==> v23 <==
## aib_rx_bert
module aib_rx_bert #(
parameter [0:0] BERT_BUF_MODE_EN = 1   
)
(
input         clk,               
input         rstn,              
input [  3:0] rx_rst_pulse,      
input [  3:0] rx_start_pulse,    
input [  3:0] seed_in_en,        
input [  5:0] chk3_lane_sel_ff,  
input [  5:0] chk2_lane_sel_ff,  
input [  5:0] chk1_lane_sel_ff,  
input [  5:0] chk0_lane_sel_ff,  
input [  2:0] chk3_ptrn_sel_ff,  
input [  2:0] chk2_ptrn_sel_ff,  
input [  2:0] chk1_ptrn_sel_ff,  
input [  2:0] chk0_ptrn_sel_ff,  
input [319:0] rx_bert_data_i,    
input         sdr_mode,          
input   [1:0] r_fifo_mode,       
input         m_gen2_mode,       
output reg [ 48:0] rbert_bit_cnt_ff,  
output     [ 15:0] biterr_cnt_chk3,   
output     [ 15:0] biterr_cnt_chk2,   
output     [ 15:0] biterr_cnt_chk1,   
output     [ 15:0] biterr_cnt_chk0,   
output     [127:0] rx_bert3_data,     
output     [127:0] rx_bert2_data,     
output     [127:0] rx_bert1_data,     
output     [127:0] rx_bert0_data,     
output     [  3:0] rbert_running_ff   
);
make LEC_CHECK=0 CAP_MARGIN=20 CORE_MARGIN=2 CORE_UTILIZATION=72 CTS_CLUSTER_SIZE=96 PLACE_DENSITY=0.43 SLEW_MARGIN=20 finish   # period 10.7 ns
run.sh (not shown) runs the stock make flow with config.mk's settings and CLKGATE_MAP_FILE=.
==> v24: changes against v23 <==
- ABC_AREA: default -> 1
- CAP_MARGIN: 20 -> 25
- CELL_PAD_IN_SITES_DETAIL_PLACEMENT: default -> 0
- CELL_PAD_IN_SITES_GLOBAL_PLACEMENT: default -> 0
- CORE_MARGIN: 2 -> 4
- CORE_UTILIZATION: 72 -> 38
- CTS_CLUSTER_SIZE: 96 -> 50
- GPL_ROUTABILITY_DRIVEN: default -> 0
- GPL_TIMING_DRIVEN: default -> 0
- HOLD_SLACK_MARGIN: default -> 0.28
- MAX_ROUTING_LAYER: default -> met4
- MIN_ROUTING_LAYER: default -> met2
- PLACE_DENSITY: 0.43 -> default
- PLACE_DENSITY_LB_ADDON: default -> 0.22
- SETUP_SLACK_MARGIN: default -> 1.41
- SLEW_MARGIN: 20 -> 40
- TNS_END_PERCENT: default -> 55
==> flow/constraint.sdc (replaced) <==
create_clock -name core_clock -period 10.8 [get_ports {clk}]
set_input_delay 2.1600 -clock core_clock [delete_from_list [all_inputs] [get_ports {clk}]]
set_output_delay 2.1600 -clock core_clock [all_outputs]
set_load 0.01 [all_outputs]
==> results <==
| quantity | v24 | v23 |
|---|---|---|
| CTS buffer count | 139 | 118 |
| Floorplan core density | 38.20% | 72.84% |
| Count of distinct cell types in the synthesized netlist | 62 | 97 |
| Fraction of the yosys area taken by sequential cells | 37.11% | 37.54% |
| Site row count | 167 | 120 |
| Area of the mapped netlist | 0.07910 sq mm | 0.07820 sq mm |
| Die extent in y | 464.2 um | 333.6 um |
| Adder-cell area share of the yosys netlist | 1.044% | 1.069% |
| Yosys cell count | 11.21k | 7503 |
| Estimated wirelength of the detail-placed design | 350500 um | 222900 um |
| Result of the run | did not finish | did not finish |
| Stage where the flow stopped | global routing (5_1_grt) | global routing (5_1_grt) |
| Synthesized instance count | 11.21k | 7503 |
| Number of nets at floorplan | 11.63k | 7931 |

========
==> inputs of pepper <==
aib_rx_bert again, from the RTL that the note above started with.
## aib_rx_bert
module aib_rx_bert #(
parameter [0:0] BERT_BUF_MODE_EN = 1   
)
(
input         clk,               
input         rstn,              
input [  3:0] rx_rst_pulse,      
input [  3:0] rx_start_pulse,    
input [  3:0] seed_in_en,        
input [  5:0] chk3_lane_sel_ff,  
input [  5:0] chk2_lane_sel_ff,  
input [  5:0] chk1_lane_sel_ff,  
input [  5:0] chk0_lane_sel_ff,  
input [  2:0] chk3_ptrn_sel_ff,  
input [  2:0] chk2_ptrn_sel_ff,  
input [  2:0] chk1_ptrn_sel_ff,  
input [  2:0] chk0_ptrn_sel_ff,  
input [319:0] rx_bert_data_i,    
input         sdr_mode,          
input   [1:0] r_fifo_mode,       
input         m_gen2_mode,       
output reg [ 48:0] rbert_bit_cnt_ff,  
output     [ 15:0] biterr_cnt_chk3,   
output     [ 15:0] biterr_cnt_chk2,   
output     [ 15:0] biterr_cnt_chk1,   
output     [ 15:0] biterr_cnt_chk0,   
output     [127:0] rx_bert3_data,     
output     [127:0] rx_bert2_data,     
output     [127:0] rx_bert1_data,     
output     [127:0] rx_bert0_data,     
output     [  3:0] rbert_running_ff   
);
localparam   FIFO_1X   = 2'b00;        
localparam   FIFO_2X   = 2'b01;        
localparam   FIFO_4X   = 2'b10;        
localparam [1:0] NBIT1 = 2'b00;  
localparam [1:0] NBIT2 = 2'b01;  
localparam [1:0] NBIT4 = 2'b10;  
  ...
make LEC_CHECK=0 ABC_AREA=0 CAP_MARGIN=20 CELL_PAD_IN_SITES_DETAIL_PLACEMENT=1 CELL_PAD_IN_SITES_GLOBAL_PLACEMENT=1 CORE_MARGIN=5 CORE_UTILIZATION=40 CTS_CLUSTER_DIAMETER=146 GPL_TIMING_DRIVEN=1 MIN_ROUTING_LAYER=met1 SETUP_SLACK_MARGIN=-0.37 SLEW_MARGIN=40 TNS_END_PERCENT=45 finish   # period 9.27 ns
==> onyx (differences from pepper) <==
ABC_AREA = unset   (was 0)
CELL_PAD_IN_SITES_DETAIL_PLACEMENT = unset   (was 1)
CELL_PAD_IN_SITES_GLOBAL_PLACEMENT = unset   (was 1)
CORE_MARGIN = 2   (was 5)
CORE_UTILIZATION = 63   (was 40)
CTS_CLUSTER_DIAMETER = unset   (was 146)
GPL_TIMING_DRIVEN = unset   (was 1)
MIN_ROUTING_LAYER = unset   (was met1)
SETUP_SLACK_MARGIN = unset   (was -0.37)
SLEW_MARGIN = 20   (was 40)
TNS_END_PERCENT = unset   (was 45)
==> flow/constraint.sdc (replaced) <==
create_clock -name core_clock -period 7.03 [get_ports {clk}]
set_input_delay 1.4060 -clock core_clock [delete_from_list [all_inputs] [get_ports {clk}]]
set_output_delay 1.4060 -clock core_clock [all_outputs]
set_load 0.01 [all_outputs]
==> harbor (differences from pepper) <==
ABC_AREA = unset   (was 0)
CAP_MARGIN = 0   (was 20)
CELL_PAD_IN_SITES_DETAIL_PLACEMENT = unset   (was 1)
CELL_PAD_IN_SITES_GLOBAL_PLACEMENT = unset   (was 1)
CORE_MARGIN = 2   (was 5)
CORE_UTILIZATION = 72   (was 40)
CTS_CLUSTER_DIAMETER = unset   (was 146)
CTS_CLUSTER_SIZE = 96   (was unset)
GPL_TIMING_DRIVEN = unset   (was 1)
MIN_ROUTING_LAYER = unset   (was met1)
PLACE_DENSITY = 0.43   (was unset)
SETUP_SLACK_MARGIN = unset   (was -0.37)
SLEW_MARGIN = 20   (was 40)
TNS_END_PERCENT = 5   (was 45)
==> flow/constraint.sdc (replaced) <==
create_clock -name core_clock -period 8.54 [get_ports {clk}]
set_input_delay 1.7080 -clock core_clock [delete_from_list [all_inputs] [get_ports {clk}]]
set_output_delay 1.7080 -clock core_clock [all_outputs]
set_load 0.01 [all_outputs]
==> comparison <==
- pepper completed with no timing, DRC or antenna violations. onyx produced a clean layout. harbor did not get past global routing with ODB-0269.
- Against pepper, the hold slack of onyx is higher by 0.0017 ns.
- Sequential power: onyx is higher than pepper (30%).
- In sequential cell count, pepper and onyx do not differ.
- Of onyx and pepper, pepper has the higher register-to-register slack (gap 1.5 ns).
- Between pepper and onyx, the lower clock power is in pepper (gap 13%, measured against onyx).
- In onyx the total power is higher than in pepper, by 26%.
- In onyx the setup slack is lower than in pepper, by 0.70 ns.
No activity file was given, so power comes from the tool's default toggle rates.
